==> onyx: inputs <==
==> flow/design.v (excerpt) <==
module CPU(clk, rst, memoryData, memoryAddress, dataOut, readSignal, writeSignal, AC);
export LEC_CHECK = 0
export ABC_AREA = 1
export CAP_MARGIN = 20
export CORE_ASPECT_RATIO = 0.74
export CORE_MARGIN = 8
export CORE_UTILIZATION = 44
export CTS_CLUSTER_SIZE = 15
export GPL_ROUTABILITY_DRIVEN = 1
export GPL_TIMING_DRIVEN = 1
export MAX_ROUTING_LAYER = met4
export PLACE_DENSITY = 0.6
export SLEW_MARGIN = 15
create_clock -name core_clock -period 22.3 [get_ports {clk}]
run.sh (not shown) runs the stock make flow with config.mk's settings and CLKGATE_MAP_FILE=.
==> yarrow: changes against onyx <==
==> flow/config.mk (replaced) <==
export PLATFORM = sky130hd
export DESIGN_NAME = CPU
export DESIGN_NICKNAME = CPU
export VERILOG_FILES = /design/flow/design.v
export SDC_FILE = /design/flow/constraint.sdc
export NUM_CORES = 4
export LEC_CHECK = 0
export ABC_AREA = 1
export CAP_MARGIN = 20
export CORE_MARGIN = 2
export CORE_UTILIZATION = 72
export PLACE_DENSITY = 0.6
export SETUP_SLACK_MARGIN = 2.47
export SLEW_MARGIN = 20
==> flow/constraint.sdc (replaced) <==
create_clock -name core_clock -period 28.8 [get_ports {clk}]
set_input_delay 5.7600 -clock core_clock [delete_from_list [all_inputs] [get_ports {clk}]]
set_output_delay 5.7600 -clock core_clock [all_outputs]
set_load 0.01 [all_outputs]
==> garnet: changes against onyx <==
==> flow/config.mk (replaced) <==
export PLATFORM = sky130hd
export DESIGN_NAME = CPU
export DESIGN_NICKNAME = CPU
export VERILOG_FILES = /design/flow/design.v
export SDC_FILE = /design/flow/constraint.sdc
export NUM_CORES = 4
export LEC_CHECK = 0
export ABC_AREA = 1
export CAP_MARGIN = 20
export CORE_MARGIN = 2
export CORE_UTILIZATION = 68
export CTS_CLUSTER_DIAMETER = 340
export CTS_CLUSTER_SIZE = 99
export PLACE_DENSITY = 0.6
export SETUP_SLACK_MARGIN = -1.24
export SLEW_MARGIN = 20
==> flow/constraint.sdc (replaced) <==
create_clock -name core_clock -period 44.8 [get_ports {clk}]
set_input_delay 8.9600 -clock core_clock [delete_from_list [all_inputs] [get_ports {clk}]]
set_output_delay 8.9600 -clock core_clock [all_outputs]
set_load 0.01 [all_outputs]
==> qor summary <==
metric                                                                           onyx          yarrow                    garnet
Max-cap violations                                                                  0               -                         0
Termination of the worst setup path                                            AC[15]               -                    AC[15]
Number of buffer and inverter stages on the critical path                          47               -                        32
Master of the slowest instance on the critical path         sky130_fd_sc_hd__edfxtp_1               -  sky130_fd_sc_hd__dfxtp_1
Count of inserted antenna diode cells                                               2               -                         0
Average routed wire per standard cell                                   17.17 microns               -             17.89 microns
Max Fanout on Critical Path                                                         7               -                        27
Routed via count                                                                21530               -                     19010
Clock group total power                                                      0.294 mW               -                  0.147 mW
Share of power burned in registers                                              41.5%               -                     43.0%
Sequential power                                                             0.253 mW               -                  0.127 mW
Largest clock skew in the final design                                       10.27 ps               -                  7.486 ps
Half-perimeter wire length after detailed placement                          54.69 mm        47.69 mm                  44.61 mm
Final Wtd Congestion                                                           0.9899           1.049                     1.018
Total placed instance area                                                24550 sq um     20150 sq um               19890 sq um
Final hold violations                                                               0               -                         0
Worst reg-to-reg path cell count                                                  220               -                       231
Result of the run                                          complete, but fails checks  did not finish  no timing/DRC/antenna violations
Failing step                                                                        -  global routing                         -
Violated checks                                                  negative setup slack               -                         -
Post-CTS Resized                                                                  131             251                         0
Wire length after detailed routing                                           71.19 mm               -                  57.92 mm
Die Footprint                                                             50190 sq um     27720 sq um               29310 sq um

* * *

==> inputs of run G <==
==> flow/design.v <==
module CPU(clk, rst, memoryData, memoryAddress, dataOut, readSignal, writeSignal, AC);
input clk;
input rst;  
input [15:0] memoryData;
reg [3:0] state;
reg [5:0] PC;
reg [10:0] MAR;
reg signed [15:0] MBR;
reg [3:0] opcode;
reg M;
reg [15:0] IR;
reg zeroFlag, overflowFlag, carryFlag, negativeFlag;
output reg readSignal;
output reg writeSignal;
output reg signed [15:0] AC;
output reg [15:0] dataOut; 
output reg [10:0] memoryAddress;
reg signed [15:0] result;
parameter Load = 4'd1, Store = 4'd2, Add = 4'd3, Sub = 4'd4, Mul = 4'd5, Div = 4'd6 , Branch = 4'd7, BRZ = 4'd8;
always @ (posedge clk) begin
	if (rst) begin
	PC <= 0;
	state = 0;
	AC <= 0;
	dataOut <= 0;
	memoryAddress <= 0;
	zeroFlag = 0;
	overflowFlag = 0;
	carryFlag = 0;
	negativeFlag = 0;
	readSignal = 1;
	writeSignal = 0;
	end
	else
	case (state)
		0: begin  
			MAR <= PC;
			state = 1;
		end
		1: begin  
			writeSignal = 0;
			readSignal = 1;
			memoryAddress <= MAR;
			PC <= PC + 1;
			state = 2;
		end
		2:state = 3;  
		3: begin
			MBR <= memoryData;
			state = 4;
		end
		4: begin
			IR <= MBR;
			state = 5;
		end
		5: begin  
			opcode <= IR[15:12];
			M <= IR[11];
			MAR <= IR[10:0];
			state = 6;
		end
		6: begin
				if (opcode == Branch) begin  
					PC <= MAR; 
					state = 0;
				end
				else if (opcode == BRZ) begin  
					if(zeroFlag == 1 && M == 1) begin
						PC <= MAR;
						state = 0;
					end
					else begin
						state = 0;
					end
				end
				else begin
					state = 7;
				end
		end
		7: begin
			if (opcode == Store) begin
				memoryAddress <= MAR;
			end
			state = 8;
		end
		8: begin
			if (opcode == Store) begin  
				writeSignal = 1;
				readSignal = 0;
				dataOut <= AC;
				state = 0;
			end
			else begin
				state = 9;
			end
		end
		9: begin
			writeSignal = 0;
			readSignal = 1;
			if(M == 1) begin
				memoryAddress <= MAR;
			end
			state = 10;
			end
		10: begin
			state = 11;
		end
		11: begin
			if (M == 1) begin
				MBR <= memoryData;
			end
			else if (M == 0) begin
				MBR <= $signed(IR[10:0]);
			end
			state = 12;
		end
		12: begin  
			if (opcode == Load) begin  
				AC <= MBR;
				state = 0;
			end
			else if (opcode != Add && opcode != Sub && opcode != Mul && opcode != Div) begin  
				state = 0;
			end
			else begin
				case(opcode)
				Add :  
					begin
					{carryFlag, result} = AC + MBR;
					zeroFlag = (result==0)? 1:0;
					if(AC[15]==MBR[15]) begin
					  if(MBR[15]==result[15])begin
					  overflowFlag = 0;
					  end
					  else begin
					  overflowFlag = 1;
					  end
					end
					else begin
					overflowFlag = 0;
					end						
					negativeFlag =(result[15]==1)? 1:0;	
					end
				Sub :  
					begin
					{carryFlag, result} = AC - MBR;
					zeroFlag = (result==0)? 1:0;
					if(AC[15]==MBR[15]) begin
					  if(MBR[15]==result[15])begin
					  overflowFlag = 0;
					  end
					  else begin
					  overflowFlag = 1;
					  end
					end
					else begin
					overflowFlag = 0;
					end
					negativeFlag =(result[15]==1)? 1:0;
					end
				Mul :  
					begin
					result = AC * MBR;
					zeroFlag = (result==0)? 1:0;
					if(result > 16'h0FFF || result < 16'hF000) begin
					overflowFlag = 1;
					end
					else begin
						overflowFlag = 0;
					end
					negativeFlag =(result[15]==1)? 1:0;
					end	
				Div :  
					begin
					if (MBR == 0) result = 0;  
					else result = AC / MBR;
					zeroFlag = (result==0)? 1:0;
					negativeFlag =(result[15]==1)? 1:0;
					end						
			endcase  
			AC <= result;
			state = 0;
			end
		end
	endcase
end
endmodule
==> flow/run.sh <==
#!/bin/bash
# the make line also repeats each setting of config.mk as NAME=value (left out here)
make -C /OpenROAD-flow-scripts/flow DESIGN_CONFIG=/design/flow/config.mk WORK_HOME=/design/flow/orfs CLKGATE_MAP_FILE= finish
==> flow/config.mk <==
export PLATFORM = sky130hd
export DESIGN_NAME = CPU
export DESIGN_NICKNAME = CPU
export VERILOG_FILES = /design/flow/design.v
export SDC_FILE = /design/flow/constraint.sdc
export NUM_CORES = 4
export LEC_CHECK = 0
export CAP_MARGIN = 20
export CORE_MARGIN = 2
export CORE_UTILIZATION = 65
export SETUP_SLACK_MARGIN = 5.0
export SLEW_MARGIN = 20
export TNS_END_PERCENT = 5
==> flow/constraint.sdc <==
create_clock -name core_clock -period 30.5 [get_ports {clk}]
set_input_delay 6.1000 -clock core_clock [delete_from_list [all_inputs] [get_ports {clk}]]
set_output_delay 6.1000 -clock core_clock [all_outputs]
set_load 0.01 [all_outputs]
==> run C (differences from run G) <==
CORE_ASPECT_RATIO = 0.74   (was default)
CORE_UTILIZATION = 40   (was 65)
GPL_TIMING_DRIVEN = 1   (was default)
PLACE_DENSITY = 0.6   (was default)
SETUP_SLACK_MARGIN = default   (was 5.0)
SLEW_MARGIN = 15   (was 20)
TNS_END_PERCENT = default   (was 5)
==> flow/constraint.sdc (replaced) <==
create_clock -name core_clock -period 42.0 [get_ports {clk}]
set_input_delay 8.4000 -clock core_clock [delete_from_list [all_inputs] [get_ports {clk}]]
set_output_delay 8.4000 -clock core_clock [all_outputs]
set_load 0.01 [all_outputs]
==> run Y (differences from run G) <==
CORE_UTILIZATION = 72   (was 65)
CTS_CLUSTER_DIAMETER = 88   (was default)
CTS_CLUSTER_SIZE = 10   (was default)
PLACE_DENSITY = 0.6   (was default)
SETUP_SLACK_MARGIN = 2.54   (was 5.0)
SLEW_MARGIN = 40   (was 20)
TNS_END_PERCENT = default   (was 5)
==> flow/constraint.sdc (replaced) <==
create_clock -name core_clock -period 8.53 [get_ports {clk}]
set_input_delay 1.7060 -clock core_clock [delete_from_list [all_inputs] [get_ports {clk}]]
set_output_delay 1.7060 -clock core_clock [all_outputs]
set_load 0.01 [all_outputs]
==> results <==
Run Y never finished: it broke off in 4_1_cts, error DPL-0038. Run G failed in 5_1_grt on GRT-0232. Run C ran to the end with no violations.
Between run G and run C, the lower die area is in run G (gap 38%, measured against run C).
In synthesized cell count, run Y and run C do not differ.
In area after synthesis, run G and run Y do not differ.
No activity file was given, so power comes from the tool's default toggle rates.
